// top
module top(
    input rst, clk,
    input [11:0] ar, ai, br, bi,
    output [23:0] Pi, Pr
);
clock: 5.16 ns
lec_check: 0
cap_margin: 20
cell_pad_in_sites_detail_placement: 2
cell_pad_in_sites_global_placement: 3
core_margin: 4
core_utilization: 40
gpl_timing_driven: 0
hold_slack_margin: 0.19
min_routing_layer: met1
place_density: 0.76
slew_margin: 35
run.sh (not shown) runs the stock make flow with config.mk's settings and CLKGATE_MAP_FILE=.
The starting point ran to the end with violations: negative setup slack.
==> next run, changes <==
- CAP_MARGIN: 20 -> 40
- CELL_PAD_IN_SITES_DETAIL_PLACEMENT: 2 -> default
- CELL_PAD_IN_SITES_GLOBAL_PLACEMENT: 3 -> default
- CORE_MARGIN: 4 -> 2
- CORE_UTILIZATION: 40 -> 72
- GPL_TIMING_DRIVEN: 0 -> default
- HOLD_SLACK_MARGIN: 0.19 -> default
- MIN_ROUTING_LAYER: met1 -> default
- PLACE_DENSITY: 0.76 -> default
- SLEW_MARGIN: 35 -> 20
- clock period: 5.16 -> 3.75 ns (I/O delays scaled with it)
Now the flow never finished: it broke off in 4_1_cts.
Synthesized area stays the same.
Die area shrinks by 46%.
Synthesized cell count stays the same.

run A:
The RTL this note starts from:
==> flow/design.v <==
module control_unit(
    input clk, rst,
    output reg a_sel, b_sel, PP1_CE, PP2_CE, add, PR_CE, PI_CE
);
    parameter S1 = 3'b001,
              S2 = 3'b010,
              S3 = 3'b011,
              S4 = 3'b100,
              S5 = 3'b101;
    reg [2:0] state, next;
    always @(posedge clk or posedge rst) begin
        if (rst)
            state <= S1;
        else
            state <= next;
    end
    always @(*) begin
        next = S1;
        PP1_CE = 0;
        PP2_CE = 0;
        add = 0;
        PR_CE = 0;
        PI_CE = 0;
        a_sel = 0;
        b_sel = 0;
        case (state) 
            S1: begin
					if(!rst)
                next = S2;
                PP1_CE = 1;
            end
            S2: begin
                next = S3;
                a_sel = 1;
                b_sel = 1;					 
                PP2_CE = 1;
            end
            S3: begin
                next = S4;
                b_sel = 1;
                PP1_CE = 1;					
                add = 1;
                PR_CE = 1;
            end
            S4: begin
                next = S5;
                a_sel = 1;
                PP2_CE = 1;
            end
            S5: begin
                next = S1;
                PI_CE = 1;
            end
        endcase
    end
endmodule
module datapath(
    input clk, rst,
    input a_sel, b_sel, PP1_CE, PP2_CE, add, PR_CE, PI_CE,
    input [11:0] ar, ai, br, bi,
    output reg [23:0] Pr, Pi
);
    wire [11:0] a_mux, b_mux;
    reg [23:0] PP1, PP2, PPs;
    wire [23:0] pro;
    assign a_mux = a_sel ? ai : ar;
    assign b_mux = b_sel ? bi : br;
    assign pro = a_mux * b_mux;  
    always @(posedge clk or posedge rst) begin
        if (rst) begin
            PP1 <= 0;
            PP2 <= 0;
        end else begin
            if (PP1_CE) 
                PP1 <= pro;
            if (PP2_CE) 
                PP2 <= pro;
        end
    end
    always @(*) begin
        if (!add)
            PPs = PP1 + PP2;
        else
            PPs = PP1 - PP2;
    end
    always @(posedge clk or posedge rst) begin
        if (rst) begin
            Pr <= 0;
            Pi <= 0;
        end else begin
            if (PR_CE) 
                Pr <= PPs;
            if (PI_CE) 
                Pi <= PPs;
        end
    end
endmodule
module top(
    input rst, clk,
    input [11:0] ar, ai, br, bi,
    output [23:0] Pi, Pr
);
    wire PP1_CE, PP2_CE, a_sel, b_sel, add, PI_CE, PR_CE;
    control_unit uut1(
        .clk(clk),
        .rst(rst),
        .a_sel(a_sel),
        .b_sel(b_sel),
        .PP1_CE(PP1_CE),
        .PP2_CE(PP2_CE),
        .add(add),
        .PR_CE(PR_CE),
        .PI_CE(PI_CE)
    );
    datapath uut2(
        .clk(clk),
        .rst(rst),
        .a_sel(a_sel),
        .b_sel(b_sel),
        .PP1_CE(PP1_CE),
        .PP2_CE(PP2_CE),
        .add(add),
        .PR_CE(PR_CE),
        .PI_CE(PI_CE),
        .ar(ar),
        .ai(ai),
        .br(br),
        .bi(bi),
        .Pr(Pr),
        .Pi(Pi)
    );
endmodule
clock: 2.21 ns
lec_check: 0
abc_area: 1
cap_margin: 20
cell_pad_in_sites_global_placement: 0
core_aspect_ratio: 0.89
core_margin: 2
core_utilization: 72
cts_cluster_diameter: 102
cts_cluster_size: 15
gpl_routability_driven: 0
place_density_lb_addon: 0.02
setup_slack_margin: 0.33
slew_margin: 20
tns_end_percent: 55
Run A: it failed with a tool error in clock tree synthesis, so there are no final results.
Relative to run A, the following input files were edited for run B:
- clearing ABC_AREA, which used to be 1
- clearing TNS_END_PERCENT, which used to be 55
- clearing CTS_CLUSTER_SIZE, which used to be 15
- clearing PLACE_DENSITY_LB_ADDON, which used to be 0.02
- clearing CORE_ASPECT_RATIO, which used to be 0.89
- clearing GPL_ROUTABILITY_DRIVEN, which used to be 0
- swapping 72 for 17 in CORE_UTILIZATION
- clearing SETUP_SLACK_MARGIN, which used to be 0.33
- clearing CELL_PAD_IN_SITES_GLOBAL_PLACEMENT, which used to be 0
- clearing CTS_CLUSTER_DIAMETER, which used to be 102
- swapping 2.21 for 7.64 in the clock period (ns, I/O delays scaled along)
- Higher share of synthesized cell area in full adder, half adder and majority cells goes to run B over run A.
- Delta (run B minus run A): cell count after placement increased 60; core outline area increased 300%.
- The multiplexer fraction of the synthesized cell area number comes out higher for run B vs run A.
- Run A has lower count of cell types in the netlist than run B.
- Between run B and run A, the difference in count of library flops with an enable pin is negligible.
- As far as number of register bits inferred by synthesis goes, run B and run A are indistinguishable; the numbers are identical.
- Area fraction in and, or, nand and nor cells, run B and run A: larger value in run A
- Run B finished every stage and its layout cleared the timing, DRC and antenna checks.
- Per the comparison of run B with run A, synthesized cell count moved down, area of the chip moved up, floorplan die height moved up.
